== exp/fjord ==
==> flow/design.v (excerpt) <==
module battleship(
input wire clk,
input wire rst,  
input wire ARDUINO_A0,    
input wire ARDUINO_A1,    
input wire ARDUINO_A2,    
input wire ARDUINO_A3,    
output reg ARDUINO_IO0,   
output reg ARDUINO_IO1,   
output reg ARDUINO_IO2,   
output reg ARDUINO_IO6,   
output reg ARDUINO_IO7,   
output reg ARDUINO_IO8,   
output reg ARDUINO_IO9,   
output reg ARDUINO_IO10,  
output reg ARDUINO_IO11,  
output reg ARDUINO_A4,  
output reg ARDUINO_A5,  
output reg PMOD1_D0_P,  
output reg PMOD1_D0_N,  
output reg PMOD1_D1_P,  
output reg PMOD1_D1_N,  
output reg PMOD1_D2_P,  
output reg PMOD1_D2_N,  
output reg PMOD2_D0_P,  
output reg PMOD2_D0_N,  
output reg PMOD2_D1_P,  
output reg PMOD2_D2_P,  
output reg PMOD2_D2_N,  
output reg PMOD2_D3_P,  
output reg ARDUINO_IO3,   
output reg ARDUINO_IO4,   
output reg ARDUINO_IO5    
);
reg makeBoards;
reg make2DArray;
reg [7:0] playerOneBoard [0:2][0:2];     
reg [1:0] a;  
reg [1:0] b;  
reg [7:0] playerOneSHIPSBoard [0:2][0:2];  
reg [1:0] c;  
reg [1:0] d;  
reg [2:0] numShipsP1;
reg [2:0] hitsP1;
reg [7:0] playerTwoBoard [0:2][0:2];  
reg [1:0] e;  
reg [1:0] f;  
reg [7:0] playerTwoSHIPSBoard [0:2][0:2];  
reg [1:0] g;  
reg [1:0] h;  
reg [2:0] numShipsP2;
reg [2:0] hitsP2;
reg [2:0] playerTurn;
integer i, j;  
reg [3:0] nineStates; 
reg [3:0] nineStates2;
reg [5:0] gameLogicState;
reg [2:0] inputRow;  
reg [2:0] inputCol;  
reg [26:0] customCounter;  
reg customClk; 
reg [26:0] oneSecondCounter;  
reg oneSecondClk; 
reg [1:0] turnOnFirstBoard;
reg [1:0] turnOnSecondBoard;
localparam [26:0] DISP_DIV = 27'd24;
localparam [26:0] GAME_DIV = 27'd1249;
wire customTick    = (customCounter == DISP_DIV) && (customClk == 1'b0);
wire oneSecondTick = (oneSecondCounter == GAME_DIV) && (oneSecondClk == 1'b0);
always@(posedge clk)
begin
if (rst)
    begin
        customClk <= 0;
        customCounter <= 0;
    end
else if (customCounter == DISP_DIV)  
    begin
        customClk <= ~customClk;  
        customCounter <= 0;  
    end
else
    begin
        customCounter <= customCounter + 1;  
    end
  ...
Size in the first run: roughly 1,500 cells after synthesis, roughly 10,000 um^2 of cells after synthesis.
clock: 1.76 ns
lec_check: 0
abc_area: 1
cap_margin: 20
core_margin: 2
core_utilization: 55
cts_cluster_diameter: 400
cts_cluster_size: 99
slew_margin: 20
run.sh (not shown) runs the stock make flow with config.mk's settings and CLKGATE_MAP_FILE=.
Layout checks on exp/fjord: not met. Flow itself completed; violations: setup timing.
Input changes introduced in exp/umber (baseline for comparison: exp/fjord):
Settings: CORE_UTILIZATION changed from 55 to 68; CORE_ASPECT_RATIO newly set to 0.5; PLACE_DENSITY newly set to 0.35; ABC_AREA changed from 1 to 0; SETUP_SLACK_MARGIN newly set to -0.17.
Results
clock tree synthesis (4_1_cts): exp/umber exited with error. [compare] base=exp/fjord new=exp/umber: post-placement cell area decreased about 9%, chip area from the yosys synthesis statistics decreased 7.1%, xor/xnor share of the synthesized area increased 4.2 points, floorplan die width increased 22%.
What exp/willow does differently from exp/umber at the input level:
Settings: ABC_AREA removed (was 0); CTS_CLUSTER_SIZE removed (was 99); PLACE_DENSITY removed (was 0.35); CORE_UTILIZATION changed from 68 to 40; SETUP_SLACK_MARGIN removed (was -0.17); CTS_CLUSTER_DIAMETER removed (was 400); CORE_ASPECT_RATIO removed (was 0.5); the clock period (ns, I/O delays scaled along) changed from 1.76 to 2.93.
--- outcome ---
- Ran to the end and failed final checks on setup timing: exp/willow.
- From exp/willow to exp/umber, number of storage elements in the synthesis netlist did not move at all.
- Vertical die size in exp/willow vs exp/umber: up 81%
- Summary of the comparison: width of the die is lower in exp/willow, relative to exp/umber.
- Per the comparison of exp/willow with exp/umber, minimum setup slack after placement +1350 ps, die area moved up, number of placed I/O pins now sits at about the same level, half-perimeter wire length after placement went down 19%.
- Sort exp/umber and exp/willow by core box area asc -> top: exp/umber
Changes in exp/lagoon relative to exp/willow:
Settings: CORE_UTILIZATION: 40 -> 71; the clock period (ns, I/O delays scaled along): 2.93 -> 4.35.
Results
exp/lagoon reached the end of the flow, and the finished layout is clean on the timing, design-rule and antenna checks. When exp/lagoon is set beside exp/willow, its maximum number of pins on one net before global-route repair turns out to be 23 smaller. Number of cells in the design after placement ended up 216 lower on exp/lagoon than on exp/willow. Compared with exp/willow, in exp/lagoon slew of the pin with the lowest slew margin climbed 200 ps; final cell count dropped 225; initial standard-cell utilization of the core climbed 32 points. Diff exp/willow -> exp/lagoon: post-synthesis cell area has remained practically unchanged; final core area utilization has increased; sum of negative setup slack has increased.

battleship again, from the RTL that the note above started with.
export LEC_CHECK = 0
export CAP_MARGIN = 40
export CELL_PAD_IN_SITES_DETAIL_PLACEMENT = 1
export CELL_PAD_IN_SITES_GLOBAL_PLACEMENT = 0
export CORE_ASPECT_RATIO = 0.9
export CORE_MARGIN = 5
export CORE_UTILIZATION = 33
export PLACE_DENSITY_LB_ADDON = 0.15
export SETUP_SLACK_MARGIN = 0.3
export SLEW_MARGIN = 20
create_clock -name core_clock -period 4.66 [get_ports {clk}]
The first run completed with no timing, DRC or antenna violations.
Change:
Settings changed: ABC_AREA set to 1, CAP_MARGIN 40 to 35, CELL_PAD_IN_SITES_DETAIL_PLACEMENT 1 to not set, CELL_PAD_IN_SITES_GLOBAL_PLACEMENT 0 to not set, CORE_ASPECT_RATIO 0.9 to not set, CORE_MARGIN 5 to 2, CORE_UTILIZATION 33 to 70, PLACE_DENSITY_LB_ADDON 0.15 to not set, SETUP_SLACK_MARGIN 0.3 to not set.
Clock period 4.66 ns to 2.63 ns, I/O delays scaled along.
Result: This time the run completed and failed the layout checks on negative setup slack; final area climbs by about 15%; global-route usage rises by 18 points; sequential share of layout area falls by 4.7 points; worst setup slack degrades by 1200 ps; first-iteration DRC count climbs to 3.1 times its value; sequential power rises by 79%.
Change:
Settings changed: ABC_AREA 1 to not set, CAP_MARGIN 35 to 20, CORE_UTILIZATION 70 to 40.
Clock period 2.63 ns to 4.35 ns, I/O delays scaled along.
After rerunning: This time the run finished clean. Register-to-register slack gains 990 ps. Design area drops by 14%. Combinational power drops by 63%. Sequential share of layout area climbs by 5.0 points.
Change:
Settings changed: CORE_UTILIZATION 40 to 72, HOLD_SLACK_MARGIN set to -0.1.
Clock period 4.35 ns to 3.43 ns, I/O delays scaled along.
Outcome: Now the flow completed, yet does not pass: negative setup slack. Synthesized area does not change. Final area came out higher slightly. Power came out higher by a quarter to a third. Via count came out higher by a few percent. Worst setup slack got worse by 630 ps. Final cell count came out lower by a little under a tenth.

battleship again, from the RTL that the note above started with.
==> flow/config.mk <==
export PLATFORM = sky130hd
export DESIGN_NAME = battleship
export DESIGN_NICKNAME = battleship
export VERILOG_FILES = /design/flow/design.v
export SDC_FILE = /design/flow/constraint.sdc
export NUM_CORES = 4
export LEC_CHECK = 0
export ABC_AREA = 1
export CAP_MARGIN = 20
export CORE_MARGIN = 2
export CORE_UTILIZATION = 72
export HOLD_SLACK_MARGIN = -0.1
export PLACE_DENSITY = 0.35
export SETUP_SLACK_MARGIN = 0.71
export SLEW_MARGIN = 20
export TNS_END_PERCENT = 5
==> flow/constraint.sdc <==
create_clock -name core_clock -period 2.47 [get_ports {clk}]
set_input_delay 0.4940 -clock core_clock [delete_from_list [all_inputs] [get_ports {clk}]]
set_output_delay 0.4940 -clock core_clock [all_outputs]
set_load 0.01 [all_outputs]
The starting point never finished: it broke off in 5_1_grt with GRT-0232.
Rerun with:
CORE_UTILIZATION = 45   (was 72)
HOLD_SLACK_MARGIN = not set   (was -0.1)
PLACE_DENSITY = not set   (was 0.35)
SETUP_SLACK_MARGIN = not set   (was 0.71)
TNS_END_PERCENT = not set   (was 5)
clock period = 1.76 ns   (was 2.47 ns; I/O delays follow)
=> With this change the flow completed, yet does not pass: setup timing. Area after synthesis is unchanged. Die size increases by 58%. Synthesized cell count stays the same.
Rerun with:
CORE_UTILIZATION = 63   (was 45)
CTS_CLUSTER_DIAMETER = 200   (was not set)
CTS_CLUSTER_SIZE = 99   (was not set)
=> Now the flow died in 5_1_grt. Area after synthesis does not change. Die size falls by about 28%. Synthesized cell count does not change.
Rerun with:
ABC_AREA = not set   (was 1)
CORE_UTILIZATION = 40   (was 63)
CTS_CLUSTER_DIAMETER = not set   (was 200)
CTS_CLUSTER_SIZE = not set   (was 99)
clock period = 5.0 ns   (was 1.76 ns; I/O delays follow)
What happened: This time the run completed without violations. Die size rose by 45%. Synthesized area fell by 7.1%. Synthesized cell count fell by 23%.

Starting RTL as in the previous note.
clock: 4.3 ns
lec_check: 0
cap_margin: 20
cell_pad_in_sites_global_placement: 3
core_margin: 2
core_utilization: 40
gpl_timing_driven: 0
place_density_lb_addon: 0.14
slew_margin: 35
tns_end_percent: 35
Edit:
- ABC_AREA: unset -> 1
- CORE_MARGIN: 2 -> 10
- MIN_ROUTING_LAYER: unset -> met2
This time the run aborted during 3_1_place_gp_skip_io with FLW-0024. Die size climbs by 29%. Synthesized cell count climbs by 30%. Synthesized area climbs by 7.6%.
Edit:
- CELL_PAD_IN_SITES_DETAIL_PLACEMENT: unset -> 2
- CORE_ASPECT_RATIO: unset -> 0.71
- CORE_MARGIN: 10 -> 6
- CORE_UTILIZATION: 40 -> 42
- GPL_ROUTABILITY_DRIVEN: unset -> 0
- MIN_ROUTING_LAYER: met2 -> met1
- PLACE_DENSITY: unset -> 0.4
- PLACE_DENSITY_LB_ADDON: 0.14 -> unset
Result:
- The changed run aborted during 3_1_place_gp_skip_io, error GPL-0301
- area after synthesis is unchanged
- synthesized cell count does not change
- die area shrinks by 13%
Edit:
- ABC_AREA: 1 -> unset
- CELL_PAD_IN_SITES_DETAIL_PLACEMENT: 2 -> unset
- CELL_PAD_IN_SITES_GLOBAL_PLACEMENT: 3 -> unset
- CORE_ASPECT_RATIO: 0.71 -> unset
- CORE_MARGIN: 6 -> 2
- CORE_UTILIZATION: 42 -> 69
- GPL_ROUTABILITY_DRIVEN: 0 -> unset
- GPL_TIMING_DRIVEN: 0 -> unset
- MIN_ROUTING_LAYER: met1 -> unset
- PLACE_DENSITY: 0.4 -> unset
- SLEW_MARGIN: 35 -> 20
- TNS_END_PERCENT: 35 -> unset
- clock period: 4.3 -> 3.41 ns (I/O delays scaled with it)
Outcome:
- This time the run finished with timing, DRC and antenna clean
- die area falls by 48%
- synthesized area falls by 7.1%
- synthesized cell count falls by 23%
Edit:
- ABC_AREA: unset -> 1
- CORE_ASPECT_RATIO: unset -> 1.46
- CORE_UTILIZATION: 69 -> 72
Outcome:
- cell area went up by a few percent
- routed wire length rises by about a fifth
- cell count came out higher by a quarter to a third
Power and IR drop assume default switching activity.
